// user_proj_mul32
module user_proj_mul32 
(
    input wb_clk_i,
    input wb_rst_i,
    input wbs_stb_i,
    input wbs_cyc_i,
    input wbs_we_i,
    input [3:0] wbs_sel_i,
    input [31:0] wbs_dat_i,
    input [31:0] wbs_adr_i,
    output reg wbs_ack_o,
    output reg [31:0] wbs_dat_o,
    output [2:0] irq
);
    reg start;
    wire done;
    wire sys_clk;
    localparam MC_OFF = 8'h00, MP_OFF = 8'h04, P0_OFF = 8'h08, P1_OFF = 8'h0C;
    reg  [31:0]         MP, MC;
    wire [63:0]         P;
    wire                valid           = wbs_stb_i & wbs_cyc_i;
    wire                we              = wbs_we_i && valid;
    wire                re              = ~wbs_we_i && valid;
    wire [3:0]          byte_wr_en      = wbs_sel_i & {4{we}}; 
    wire                we_mp_reg       = we & (wbs_adr_i[7:0] == MP_OFF);
    wire                we_mc_reg       = we & (wbs_adr_i[7:0] == MC_OFF);
    wire                re_mp_reg       = re & (wbs_adr_i[7:0] == MP_OFF);
    wire                re_mc_reg       = re & (wbs_adr_i[7:0] == MC_OFF);
    wire                re_p0_reg       = re & (wbs_adr_i[7:0] == P0_OFF);
    wire                re_p1_reg       = re & (wbs_adr_i[7:0] == P1_OFF);
    assign sys_clk = wb_clk_i;
    always @(posedge sys_clk or posedge wb_rst_i) begin  
        if(wb_rst_i)
            MC <= 32'h0;
        else if(we_mc_reg)  
            MC <= wbs_dat_i;
    end
    always @(posedge sys_clk or posedge wb_rst_i) begin  
        if(wb_rst_i)
            MP <= 32'h0;
        else if(we_mp_reg) 
            MP <= wbs_dat_i;
    end 
    always @(posedge sys_clk or posedge wb_rst_i) begin  
        if(wb_rst_i)
            wbs_ack_o <= 0;
        else
        begin
            if ((we_mc_reg || we_mp_reg || (re_p0_reg && done) || (re_p1_reg && done)))
            begin
                wbs_ack_o <=1;
            end
            else 
                wbs_ack_o <=0; 
        end
    end
    always@(posedge sys_clk or posedge wb_rst_i) begin
        if(wb_rst_i)
            wbs_dat_o <= 32'hDEADBEEF;
  ...
==> flow/config.mk <==
export PLATFORM = sky130hd
export DESIGN_NAME = user_proj_mul32
export DESIGN_NICKNAME = user_proj_mul32
export VERILOG_FILES = /design/flow/design.v
export SDC_FILE = /design/flow/constraint.sdc
export NUM_CORES = 4
export LEC_CHECK = 0
export CAP_MARGIN = 20
export CORE_MARGIN = 2
export CORE_UTILIZATION = 72
export CTS_CLUSTER_SIZE = 70
export HOLD_SLACK_MARGIN = -0.05
export PLACE_DENSITY_LB_ADDON = 0.01
export SETUP_SLACK_MARGIN = 0.71
export SLEW_MARGIN = 20
export TNS_END_PERCENT = 80
==> flow/constraint.sdc <==
create_clock -name core_clock -period 2.52 [get_ports {wb_clk_i}]
set_input_delay 0.5040 -clock core_clock [delete_from_list [all_inputs] [get_ports {wb_clk_i}]]
set_output_delay 0.5040 -clock core_clock [all_outputs]
set_load 0.01 [all_outputs]
run.sh (not shown) runs the stock make flow with config.mk's settings and CLKGATE_MAP_FILE=.
==> next run, changes <==
ABC_AREA = 1   (was not set)
CTS_CLUSTER_SIZE = 10   (was 70)
HOLD_SLACK_MARGIN = 0.26   (was -0.05)
PLACE_DENSITY_LB_ADDON = not set   (was 0.01)
SETUP_SLACK_MARGIN = not set   (was 0.71)
TNS_END_PERCENT = not set   (was 80)
clock period = 5.89 ns   (was 2.52 ns; I/O delays follow)
What happened:
- setup slack gets better by 1600 ps
- register-to-register slack improved by 2700 ps
- sequential cell count does not change
- final cell count grows by a quarter to a third
- hold slack gains 110 ps
- power went down by well over a third
- core utilization shrinks by 4.8 points
- cell area shrinks by a few percent
- die size rose by a few percent
- global-route usage drops by 0.98 points
- via count goes up by a quarter to a third
==> next run, changes <==
ABC_AREA = not set   (was 1)
CORE_UTILIZATION = 70   (was 72)
CTS_CLUSTER_SIZE = 40   (was 10)
HOLD_SLACK_MARGIN = not set   (was 0.26)
clock period = 2.6 ns   (was 5.89 ns; I/O delays follow)
The new run completed with no timing, DRC or antenna violations. Synthesized area drops by a few percent. Clock-buffer cell count drops by 13. Non-clock buffer count climbs by 21.
==> next run, changes <==
CORE_UTILIZATION = 25   (was 70)
CTS_CLUSTER_SIZE = not set   (was 40)
clock period = 4.5 ns   (was 2.6 ns; I/O delays follow)
The new run passed the timing, design-rule and antenna checks.
Setup slack improves by 1500 ps.
Via count came out lower by 4.3%.
Area after synthesis is unchanged.
Cell area climbs by 2.9%.
Register-to-register slack gains 1700 ps.
==> next run, changes <==
ABC_AREA = 1   (was not set)
CORE_UTILIZATION = 72   (was 25)
CTS_CLUSTER_SIZE = 97   (was not set)
SETUP_SLACK_MARGIN = 1.41   (was not set)
clock period = 5.89 ns   (was 4.5 ns; I/O delays follow)
=> Synthesized area increases by about 2.7%. Global-route usage increases by 23 points. Hold slack got worse by 22 ps. Non-clock buffer count decreases by 7. Clock power decreases by 33%.
==> next run, changes <==
CORE_UTILIZATION = 70   (was 72)
CTS_CLUSTER_DIAMETER = 59   (was not set)
CTS_CLUSTER_SIZE = 15   (was 97)
SETUP_SLACK_MARGIN = not set   (was 1.41)
clock period = 6.23 ns   (was 5.89 ns; I/O delays follow)
Effect:
- total power is lower by 14%
- sequential power came out lower by about 5%
- first-iteration DRC count is lower by 11%
- via count fell by 3.9%
- global-route usage shrinks by 2.8 points
- count of clock-buffer cells in the layout went down by 7
- setup slack improves by 220 ps
Power and IR drop assume default switching activity.
